run 1:
==> flow/design.v (excerpt) <==
module cpu#(
  parameter CLOCK_HZ = 27_000_000
) (
  input  rst,
  input  clk,
  input  irq,
  output dmem_ren,  
  output dmem_wen,  
  output dmem_byt,  
  output [14-1:0] dmem_addr,
  input  [15:0] dmem_rdata,  
  output [15:0] dmem_wdata,  
  output pmem_wenh, pmem_wenl,
  output [14-1:0] pmem_addr,
  input  [17:0] pmem_rdata,  
  output [17:0] pmem_wdata   
);
Settings: LEC_CHECK=0, CAP_MARGIN=10, CELL_PAD_IN_SITES_DETAIL_PLACEMENT=2, CORE_ASPECT_RATIO=1.0, CORE_MARGIN=8, CORE_UTILIZATION=41, GPL_ROUTABILITY_DRIVEN=0, MAX_ROUTING_LAYER=met4, PLACE_DENSITY_LB_ADDON=0.09, SLEW_MARGIN=20, TNS_END_PERCENT=80; clock period 17.4 ns.
run.sh (not shown) runs the stock make flow with config.mk's settings and CLKGATE_MAP_FILE=.
The inputs of run 2 differ from those of run 1 as listed below.
# run 1
export LEC_CHECK = 0
export CAP_MARGIN = 10
export CELL_PAD_IN_SITES_DETAIL_PLACEMENT = 2
export CORE_ASPECT_RATIO = 1.0
export CORE_MARGIN = 8
export CORE_UTILIZATION = 41
export GPL_ROUTABILITY_DRIVEN = 0
export MAX_ROUTING_LAYER = met4
export PLACE_DENSITY_LB_ADDON = 0.09
export SLEW_MARGIN = 20
export TNS_END_PERCENT = 80
create_clock -name core_clock -period 17.4 [get_ports {clk}]
# run 2
export LEC_CHECK = 0
export CAP_MARGIN = 20
export CELL_PAD_IN_SITES_DETAIL_PLACEMENT = 2
export CELL_PAD_IN_SITES_GLOBAL_PLACEMENT = 1
export CORE_MARGIN = 4
export CORE_UTILIZATION = 36
export MAX_ROUTING_LAYER = met4
export PLACE_DENSITY_LB_ADDON = 0.18
export SETUP_SLACK_MARGIN = 0.86
export SLEW_MARGIN = 25
create_clock -name core_clock -period 10.6 [get_ports {clk}]
## What came out
Run 2: all stages done; final checks FAILED (negative setup slack).
Compared with run 1, run 2 has less setup slack.
Per the comparison of run 2 with run 1, internal power of the cells shows an increase of 4900 µW; final cell count went up about 7%.
Here is what was changed in the inputs of run 3 compared with run 2.
# run 2
export LEC_CHECK = 0
export CAP_MARGIN = 20
export CELL_PAD_IN_SITES_DETAIL_PLACEMENT = 2
export CELL_PAD_IN_SITES_GLOBAL_PLACEMENT = 1
export CORE_MARGIN = 4
export CORE_UTILIZATION = 36
export MAX_ROUTING_LAYER = met4
export PLACE_DENSITY_LB_ADDON = 0.18
export SETUP_SLACK_MARGIN = 0.86
export SLEW_MARGIN = 25
create_clock -name core_clock -period 10.6 [get_ports {clk}]
# run 3
export LEC_CHECK = 0
export CAP_MARGIN = 20
export CORE_MARGIN = 2
export CORE_UTILIZATION = 53
export CTS_CLUSTER_SIZE = 94
export SLEW_MARGIN = 20
create_clock -name core_clock -period 10.3 [get_ports {clk}]
## What came out
Comparing run 3 and run 2, the lower final cell count is on run 3. From run 2 to run 3, final number of max-transition violations did not move at all. Run 3 -> stages 100% | layout checks FAIL | negative setup slack. Number of post-CTS setup repair buffers delta for run 3 relative to run 2: about 60% lower. Diff run 2 -> run 3: cell area saw a decrease, non-clock buffer total of the final layout down 6.1%. As of run 3, routed wirelength normalized by instance count had fallen by more than 10% compared to run 2. Run 2 → run 3: largest net degree at the start of global routing decreased 33; worst hold margin has decreased; required time of the worst setup path decreased 0.24 ns; amount of wire on met3 after detailed routing moved up; chip area -33%.
Input changes introduced in run 4 (baseline for comparison: run 3):
# run 3
export LEC_CHECK = 0
export CAP_MARGIN = 20
export CORE_MARGIN = 2
export CORE_UTILIZATION = 53
export CTS_CLUSTER_SIZE = 94
export SLEW_MARGIN = 20
create_clock -name core_clock -period 10.3 [get_ports {clk}]
# run 4
export LEC_CHECK = 0
export CAP_MARGIN = 10
export CELL_PAD_IN_SITES_DETAIL_PLACEMENT = 0
export CORE_ASPECT_RATIO = 1.0
export CORE_MARGIN = 2
export CORE_UTILIZATION = 70
export CTS_CLUSTER_DIAMETER = 333
export GPL_ROUTABILITY_DRIVEN = 1
export HOLD_SLACK_MARGIN = -0.08
export MAX_ROUTING_LAYER = met4
export SETUP_SLACK_MARGIN = 2.22
export SLEW_MARGIN = 20
export TNS_END_PERCENT = 80
create_clock -name core_clock -period 9.0 [get_ports {clk}]
Results
FAIL for each of run 3 and run 4
Run 4 ran in full, but the layout does not pass; the checks complain about negative setup slack.
To summarise run 3: no stage aborted, but the layout did not pass its checks, failing on negative setup slack.
Delta(vias after detailed routing, run 4 - run 3) > 0
Run 4 gives less sequential share of power than run 3 did.
Critical path depth, run 4 vs run 3: up by more than 10%
For the design area, run 4 came in 3.1% higher than run 3 did.
Sort run 3 and run 4 by portion of the clock cycle consumed by the worst path in the final layout, descending, and run 4 comes first.
Against run 3, run 4 reports a relative contribution of combinational cells to total power that is higher.
Run 4 — floorplan utilization 17 points higher, run 3 as reference
The higher worst path setup slack after routing of run 3 and run 4 is in run 3.

---

== north ==
cpu again, from the RTL that the note above started with.
export LEC_CHECK = 0
export CAP_MARGIN = 20
export CORE_MARGIN = 2
export CORE_UTILIZATION = 17
export SLEW_MARGIN = 20
create_clock -name core_clock -period 13.7 [get_ports {clk}]
> inputs changed (north -> south)
- setting CELL_PAD_IN_SITES_DETAIL_PLACEMENT to 1 for the first time
- changing CORE_UTILIZATION from 17 to 41
- setting MAX_ROUTING_LAYER to met4 for the first time
- changing CORE_MARGIN from 2 to 8
- setting CELL_PAD_IN_SITES_GLOBAL_PLACEMENT to 1 for the first time
- setting GPL_ROUTABILITY_DRIVEN to 0 for the first time
- changing CAP_MARGIN from 20 to 10
- setting HOLD_SLACK_MARGIN to -0.05 for the first time
- changing SLEW_MARGIN from 20 to 25
- setting PLACE_DENSITY_LB_ADDON to 0.09 for the first time
- setting TNS_END_PERCENT to 40 for the first time
- setting CORE_ASPECT_RATIO to 1.0 for the first time
- changing the clock period (ns, I/O delays scaled along) from 13.7 to 17.4
Results
- ~same cell area after synthesis in south and north
- south closes out successfully: all stages finished, all timing, DRC and antenna checks passed.
- south -> north: non-clock buffer contribution to total cell area flat
- Slew at the pin with the worst max-slew slack: south and north compared, higher one is north
- Of south and north, north shows the higher combinational group share of total power, with south below it.
- The cell at the slowest stage of the critical path comes out o22ai_1 in one run and a211oi_1 in the other, namely in north and south respectively.
For east, these inputs were changed with respect to south:
- a change of CAP_MARGIN from 10 to 20
- a deleted MAX_ROUTING_LAYER that had been met4
- a deleted CELL_PAD_IN_SITES_DETAIL_PLACEMENT that had been 1
- a change of SLEW_MARGIN from 25 to 20
- a deleted CELL_PAD_IN_SITES_GLOBAL_PLACEMENT that had been 1
- a deleted GPL_ROUTABILITY_DRIVEN that had been 0
- a change of CORE_MARGIN from 8 to 2
- a deleted PLACE_DENSITY_LB_ADDON that had been 0.09
- a deleted HOLD_SLACK_MARGIN that had been -0.05
- a deleted CORE_ASPECT_RATIO that had been 1.0
- a change of CORE_UTILIZATION from 41 to 57
- a deleted TNS_END_PERCENT that had been 40
- a change of the clock period (ns, I/O delays scaled along) from 17.4 to 5.22
## What came out
- Summary of east over south: total power rose by 29000 uW; setup fix buffers added after clock tree synthesis climbed 47.
- Maximum number of pins on one net before global-route repair in east vs south: down 48
- Comparing south and east, the lower final instance area was measured on south.
- east — final wirelength about 0.4% higher, south as reference
- First-pass GRT wire length for east is lower than for south.
- Number of standard-cell rows in the floorplan: east < south
- Diff south -> east | area added between synthesis and finish | increase of 18 points
- Across south and east, a clean result was obtained everywhere but in east.
- east: flow complete, layout not clean; failing: setup timing
- Taking east over south, the overall chip area ratio works out to 0.67.
- east vs. south: share of the final layout cell area in multi-input gates lower, total global-route track usage went up 12 points.

---

Starting RTL as in the previous note.
clock: 11.5 ns
lec_check: 0
cap_margin: 20
cell_pad_in_sites_detail_placement: 2
core_margin: 2
core_utilization: 49
gpl_routability_driven: 0
gpl_timing_driven: 0
hold_slack_margin: 0.09
min_routing_layer: met2
place_density: 0.46
setup_slack_margin: 3.14
slew_margin: 20
The starting point did not get past detailed placement (3_5_place_dp) on DPL-0033.
Then changed:
Settings changed: CELL_PAD_IN_SITES_DETAIL_PLACEMENT 2 to 1, GPL_ROUTABILITY_DRIVEN 0 to not set, HOLD_SLACK_MARGIN 0.09 to not set, MIN_ROUTING_LAYER met2 to not set, PLACE_DENSITY 0.46 to not set, SETUP_SLACK_MARGIN 3.14 to not set.
Outcome:
- The new run produced a layout that fails on negative setup slack
- synthesized cell count does not change
- area after synthesis stays the same
- die area does not change
Then changed:
Settings changed: ABC_AREA set to 1, CAP_MARGIN 20 to 25, CELL_PAD_IN_SITES_DETAIL_PLACEMENT 1 to not set, CELL_PAD_IN_SITES_GLOBAL_PLACEMENT set to 1, CORE_MARGIN 2 to 9, CORE_UTILIZATION 49 to 66, CTS_CLUSTER_DIAMETER set to 309, GPL_ROUTABILITY_DRIVEN set to 0, GPL_TIMING_DRIVEN 0 to not set, MAX_ROUTING_LAYER set to met4, PLACE_DENSITY_LB_ADDON set to 0.2, SLEW_MARGIN 20 to 25.
What happened: Now the flow failed in global placement without I/O (3_1_place_gp_skip_io). Synthesized area went up by about 1.9%. Synthesized cell count climbs by about 16%. Die area is lower by 15%.
Then changed:
Settings changed: ABC_AREA 1 to not set, CAP_MARGIN 25 to 15, CELL_PAD_IN_SITES_GLOBAL_PLACEMENT 1 to not set, CORE_MARGIN 9 to 2, CORE_UTILIZATION 66 to 70, CTS_CLUSTER_DIAMETER 309 to 36, CTS_CLUSTER_SIZE set to 35, GPL_ROUTABILITY_DRIVEN 0 to not set, MAX_ROUTING_LAYER met4 to not set, PLACE_DENSITY set to 0.65, PLACE_DENSITY_LB_ADDON 0.2 to not set, SETUP_SLACK_MARGIN set to 1.75, SLEW_MARGIN 25 to 20.
Clock period 11.5 ns to 6.24 ns, I/O delays scaled along.
The changed run did not get past global routing (5_1_grt) on GRT-0116. Area after synthesis goes down by 1.8%. Die size goes down by 17%. Synthesized cell count goes down by 14%.
Then changed:
Settings changed: CAP_MARGIN 15 to 20, CORE_UTILIZATION 70 to 40, CTS_CLUSTER_DIAMETER 36 to not set, CTS_CLUSTER_SIZE 35 to not set, PLACE_DENSITY 0.65 to not set, SETUP_SLACK_MARGIN 1.75 to 0.68.
Clock period 6.24 ns to 11.2 ns, I/O delays scaled along.
The changed run finished clean; synthesized area is unchanged; synthesized cell count stays the same; die size went up by about 70%.
Power figures rest on the tool's default switching activity, not on a simulated workload.
